Setup of build 55:
==> flow/design.v (excerpt) <==
module ddr2_test
	(
	input  wire          clk,
	input  wire          reset,
	input  wire          writes_en,
	input  wire          reads_en,
	input  wire          calib_done, 
	output reg           ib_re,
	input  wire [31:0]   ib_data,
	input  wire [7:0]    ib_count,  
	input  wire          ib_valid,
	input  wire          ib_empty,
	output reg           ob_we,
	output reg  [31:0]   ob_data,
	input  wire [9:0]    ob_count,
	output reg           p0_rd_en_o, 
	input  wire          p0_rd_empty,
	input  wire [31:0]   p0_rd_data,
	input  wire          p0_cmd_full,
	output reg           p0_cmd_en,
	output reg  [2:0]    p0_cmd_instr,
	output reg  [29:0]   p0_cmd_byte_addr,
	output wire [5:0]    p0_cmd_bl_o, 
	input  wire          p0_wr_full,
	output reg           p0_wr_en,
	output reg  [31:0]   p0_wr_data,
	output wire [3:0]    p0_wr_mask,
	output reg [26:0]		MEMORY_COUNT  
	);
For scale: ~830 cells after synthesis, about 200 flip-flops, about 230 I/O pins, roughly 8300 um^2 of cells after synthesis.
clock: 2.05 ns
lec_check: 0
cap_margin: 0
core_margin: 2
core_utilization: 71
cts_cluster_size: 32
place_density: 0.65
setup_slack_margin: -0.05
slew_margin: 20
run.sh (not shown) runs the stock make flow with config.mk's settings and CLKGATE_MAP_FILE=.
Build 55: DPL-0038 in 4_1_cts -> run aborted
diff inputs: build 55 => build 61
- a change of CAP_MARGIN from 0 to 20
- a deleted SETUP_SLACK_MARGIN that had been -0.05
- a change of CORE_UTILIZATION from 71 to 64
- a deleted PLACE_DENSITY that had been 0.65
- a deleted CTS_CLUSTER_SIZE that had been 32
- a change of the clock period (ns, I/O delays scaled along) from 2.05 to 1.69
==> results <==
FAIL build 61 @ 4_1_cts: tool exited with error. | area after synthesis | build 61 vs build 55 | ≈ equal |. Build 55 fits on a die that is smaller than the die of build 61. The cell area after placement in build 55 is 0.930 times that in build 61. Comparing the two runs side by side, build 61 comes out behind build 55 on half-perimeter wire length of the detailed placement result. Die span in x for build 61: 5.1% up relative to build 55. The vertical die dimension number comes out higher for build 61 vs build 55. The floorplan utilization in build 61 sits 6.9 points below the value recorded for build 55. Summary — core region area, build 61 relative to build 55: higher, by about 10%. Compared with build 55, placer's final routability congestion estimate in build 61 increased by a few percent. Mean cell area of the mapped netlist delta (build 55 -> build 61): insignificant.
#### Input delta (build 9 over build 61)
- changing CAP_MARGIN from 20 to 30
- changing CORE_UTILIZATION from 64 to 40
- changing the clock period (ns, I/O delays scaled along) from 1.69 to 3.4
[summary]
Build 9: all stages complete, timing, DRC and antenna checks passed
Sort build 9 and build 61 by weighted congestion reported at the end of routability-driven placement, ascending, and build 9 comes first.
Instance count after placement with tap cells included | build 9 below build 61
In build 9 relative to build 61, vertical extent of the die had gone up by more than a quarter.
Diff build 61 -> build 9 | core area | up by more than half
The final reports for build 9 and build 61 show die width higher in the former.
The final reports for build 9 and build 61 show floorplan utilization lower in the former.
Between build 61 and build 9, the flow reports HPWL after detailed placement decreasing by more than a quarter.
Going from build 61 to build 9, die size grew by more than half.
On yosys-reported design area after synthesis, build 9 and build 61 are neck and neck.
#### Input delta (build 44 over build 9)
- setting PLACE_DENSITY to 0.6 for the first time
- changing CORE_UTILIZATION from 40 to 58
- changing CAP_MARGIN from 30 to 20
- changing the clock period (ns, I/O delays scaled along) from 3.4 to 1.35
Findings:
- The die area in build 9 is 1.4 times that in build 44.
- Build 9 and build 44: one clean run, build 9; the rest did not finish clean.
- Build 44 against build 9: final weighted congestion of routability-driven global placement up about 17%, adder and majority cell fraction of the synthesized area about even.
[inputs] build 66 vs build 44
- putting SETUP_SLACK_MARGIN at 0.25 where nothing was set
- swapping 58 for 40 in CORE_UTILIZATION
- clearing PLACE_DENSITY, which used to be 0.6
### Flow results
[flow] build 66 | stages: complete | final checks: fail | reason: negative setup slack
Compared with build 44, build 66 shows die span in x that has gone up by more than 10%.
Re post-synthesis share of cell area spent on full adders, half adders and majority gates: no difference whatsoever between build 44 and build 66.
From build 44 to build 66 the numbers moved as follows: row count now larger, count of placed standard cells including taps increased by 95 relative to the old numbers, vertical die dimension picked up an extra about 20%.
As far as gate count of the mapped netlist goes, build 44 and build 66 are indistinguishable; the numbers are identical.
Re number of enable flip-flop cells: no difference whatsoever between build 66 and build 44.
Changes observed in build 66 relative to build 44: estimated wirelength of the detail-placed design decreased 1700 um, post-placement worst setup slack climbed 0.038 ns, post-placement cell area increased 2.0%, total die size up 6600 um^2.
Input changes introduced in build 46 (baseline for comparison: build 66):
- CTS_CLUSTER_DIAMETER: unset -> 156
- GPL_ROUTABILITY_DRIVEN: unset -> 0
- SETUP_SLACK_MARGIN: 0.25 -> unset
- PLACE_DENSITY: unset -> 0.6
- the clock period (ns, I/O delays scaled along): 1.35 -> 3.0
Results
- Build 46 reached the end of the flow, and the finished layout is clean on the timing, DRC and antenna checks.
- In build 46 the worst setup slack turned out 1.21 ns higher than in build 66.
- Delta (build 46 minus build 66): data arrival at the endpoint of the critical path went up by 0.39 ns, layout overhead on the synthesized area has decreased, worst hold margin went up 0.22 ns.
- Build 46 vs build 66, final standard cell utilization of the core went down by 20 points.
- Critical path depth ended up 1 lower on build 46 than on build 66.
- Build 46 reports its cell at the slowest stage of the critical path as sky130_fd_sc_hd__dfxtp_1 while build 66 reports sky130_fd_sc_hd__or3_1.
- Changes observed in build 46 relative to build 66: via count lost about 18%, wire length fell by 29%, time the worst path needs with I/O delays and setup went up 0.44 ns.


ddr2_test again, from the RTL that the note above started with.
Settings: LEC_CHECK=0, CAP_MARGIN=35, CORE_MARGIN=2, CORE_UTILIZATION=65, CTS_CLUSTER_SIZE=75, PLACE_DENSITY=0.6, SLEW_MARGIN=20; clock period 2.05 ns.
The starting point finished clean.
==> next run, changes <==
ABC_AREA = 1   (was unset)
CAP_MARGIN = 20   (was 35)
CORE_UTILIZATION = 45   (was 65)
CTS_CLUSTER_SIZE = unset   (was 75)
clock period = 1.07 ns   (was 2.05 ns; I/O delays follow)
The new run finished with negative setup slack left.
Cell count goes up by 48%.
Area after synthesis goes up by 5.2%.
Combinational power goes up to 2.6 times its value.
Global-route usage goes down by 9.1 points.
Design area goes up by 36%.
First-iteration DRC count goes down by 0.41%.
Clock power goes up by 110%.
==> next run, changes <==
ABC_AREA = unset   (was 1)
CORE_UTILIZATION = 40   (was 45)
clock period = 3.0 ns   (was 1.07 ns; I/O delays follow)
What happened:
- The new run finished with timing, DRC and antenna clean
- maximum frequency falls by a quarter to a third
- sequential power falls by well over a third
- final cell count falls by a quarter to a third
- critical path depth falls by 3
- routed wire length falls by a quarter to a third
- power falls by well over a third
- worst hold slack improved by 260 ps


Starting RTL as in the previous note.
clock: 1.9 ns
lec_check: 0
cap_margin: 20
core_margin: 2
core_utilization: 47
cts_cluster_size: 35
gpl_timing_driven: 1
place_density_lb_addon: 0.13
setup_slack_margin: 0.43
slew_margin: 20
The first run completed and failed the layout checks on setup timing.
Next try:
- ABC_AREA: default -> 1
- CAP_MARGIN: 20 -> 35
- CORE_ASPECT_RATIO: default -> 1.9
- CORE_UTILIZATION: 47 -> 72
- CTS_CLUSTER_DIAMETER: default -> 315
What happened:
- The new run failed in 3_3_place_gp
- synthesized cell count grows by 29%
- die size falls by about 30%
- area after synthesis rose by about 5%
Next try:
- ABC_AREA: 1 -> default
- CAP_MARGIN: 35 -> 20
- CORE_ASPECT_RATIO: 1.9 -> default
- CTS_CLUSTER_DIAMETER: 315 -> default
- CTS_CLUSTER_SIZE: 35 -> 37
- GPL_TIMING_DRIVEN: 1 -> default
- PLACE_DENSITY_LB_ADDON: 0.13 -> 0.01
- SETUP_SLACK_MARGIN: 0.43 -> default
- clock period: 1.9 -> 2.47 ns (I/O delays scaled with it)
What happened: Now the flow aborted during 5_1_grt on GRT-0232; die size fell by 5.1%; synthesized area fell by 4.9%; synthesized cell count fell by 22%.
Next try:
- CORE_UTILIZATION: 72 -> 58
- CTS_CLUSTER_SIZE: 37 -> default
- PLACE_DENSITY_LB_ADDON: 0.01 -> default
- SETUP_SLACK_MARGIN: default -> -0.05
- clock period: 2.47 -> 1.99 ns (I/O delays scaled with it)
The changed run completed and failed the layout checks on setup timing.
Die size grows by 23%.
Area after synthesis does not change.
Synthesized cell count is unchanged.
Next try:
- CORE_UTILIZATION: 58 -> 40
- PLACE_DENSITY: default -> 0.6
- SETUP_SLACK_MARGIN: -0.05 -> default
- clock period: 1.99 -> 2.43 ns (I/O delays scaled with it)
What happened: With this change the flow produced a clean layout; setup slack gets better by 250 ps; non-clock buffer count went down by 37; power went down by 19%; final area drops by 2.5%; worst hold slack gets better by 66 ps; area after synthesis is unchanged.
Next try:
- CORE_UTILIZATION: 40 -> 51
=> Total power climbs by 0.78%. Critical path depth is unchanged. Area after synthesis stays the same. Final area fell by 1.2%. Wire length falls by 0.93%.


Starting RTL as in the previous note.
==> flow/config.mk <==
export PLATFORM = sky130hd
export DESIGN_NAME = ddr2_test
export DESIGN_NICKNAME = ddr2_test
export VERILOG_FILES = /design/flow/design.v
export SDC_FILE = /design/flow/constraint.sdc
export NUM_CORES = 4
export LEC_CHECK = 0
export CAP_MARGIN = 20
export CORE_MARGIN = 2
export CORE_UTILIZATION = 72
export CTS_CLUSTER_SIZE = 31
export PLACE_DENSITY_LB_ADDON = 0.01
export SETUP_SLACK_MARGIN = 0.43
export SLEW_MARGIN = 20
==> flow/constraint.sdc <==
create_clock -name core_clock -period 1.46 [get_ports {clk}]
set_input_delay 0.2920 -clock core_clock [delete_from_list [all_inputs] [get_ports {clk}]]
set_output_delay 0.2920 -clock core_clock [all_outputs]
set_load 0.01 [all_outputs]
The baseline ended with an error in 3_3_place_gp.
==> next run, changes <==
CORE_UTILIZATION = 58   (was 72)
CTS_CLUSTER_SIZE = not set   (was 31)
PLACE_DENSITY = 0.6   (was not set)
PLACE_DENSITY_LB_ADDON = not set   (was 0.01)
SETUP_SLACK_MARGIN = not set   (was 0.43)
clock period = 2.05 ns   (was 1.46 ns; I/O delays follow)
Now the flow ran to the end with no violations.
Area after synthesis stays the same.
Die area goes up by a quarter to a third.
Synthesized cell count is unchanged.
==> next run, changes <==
CAP_MARGIN = 0   (was 20)
CORE_UTILIZATION = 65   (was 58)
CTS_CLUSTER_SIZE = 32   (was not set)
Effect: Count of clock-buffer cells in the layout grows by 5; clock power goes down by 6.2%; setup slack gets worse by 0.029 ns; synthesized area does not change; wire length goes up by 20%; sequential power hardly moves; cell area came out lower by 1.1%; power goes down by 2.6%; clock skew came out lower by 0.0033 ns; worst hold slack got worse by 0.0065 ns.
==> next run, changes <==
CAP_MARGIN = 20   (was 0)
CORE_UTILIZATION = 70   (was 65)
CTS_CLUSTER_SIZE = 31   (was 32)
clock period = 1.46 ns   (was 2.05 ns; I/O delays follow)
Effect: This time the run aborted during 3_5_place_dp, error DPL-0038. Synthesized area stays the same. Die area drops by 6.9%. Synthesized cell count is unchanged.
No activity file was given, so power comes from the tool's default toggle rates.
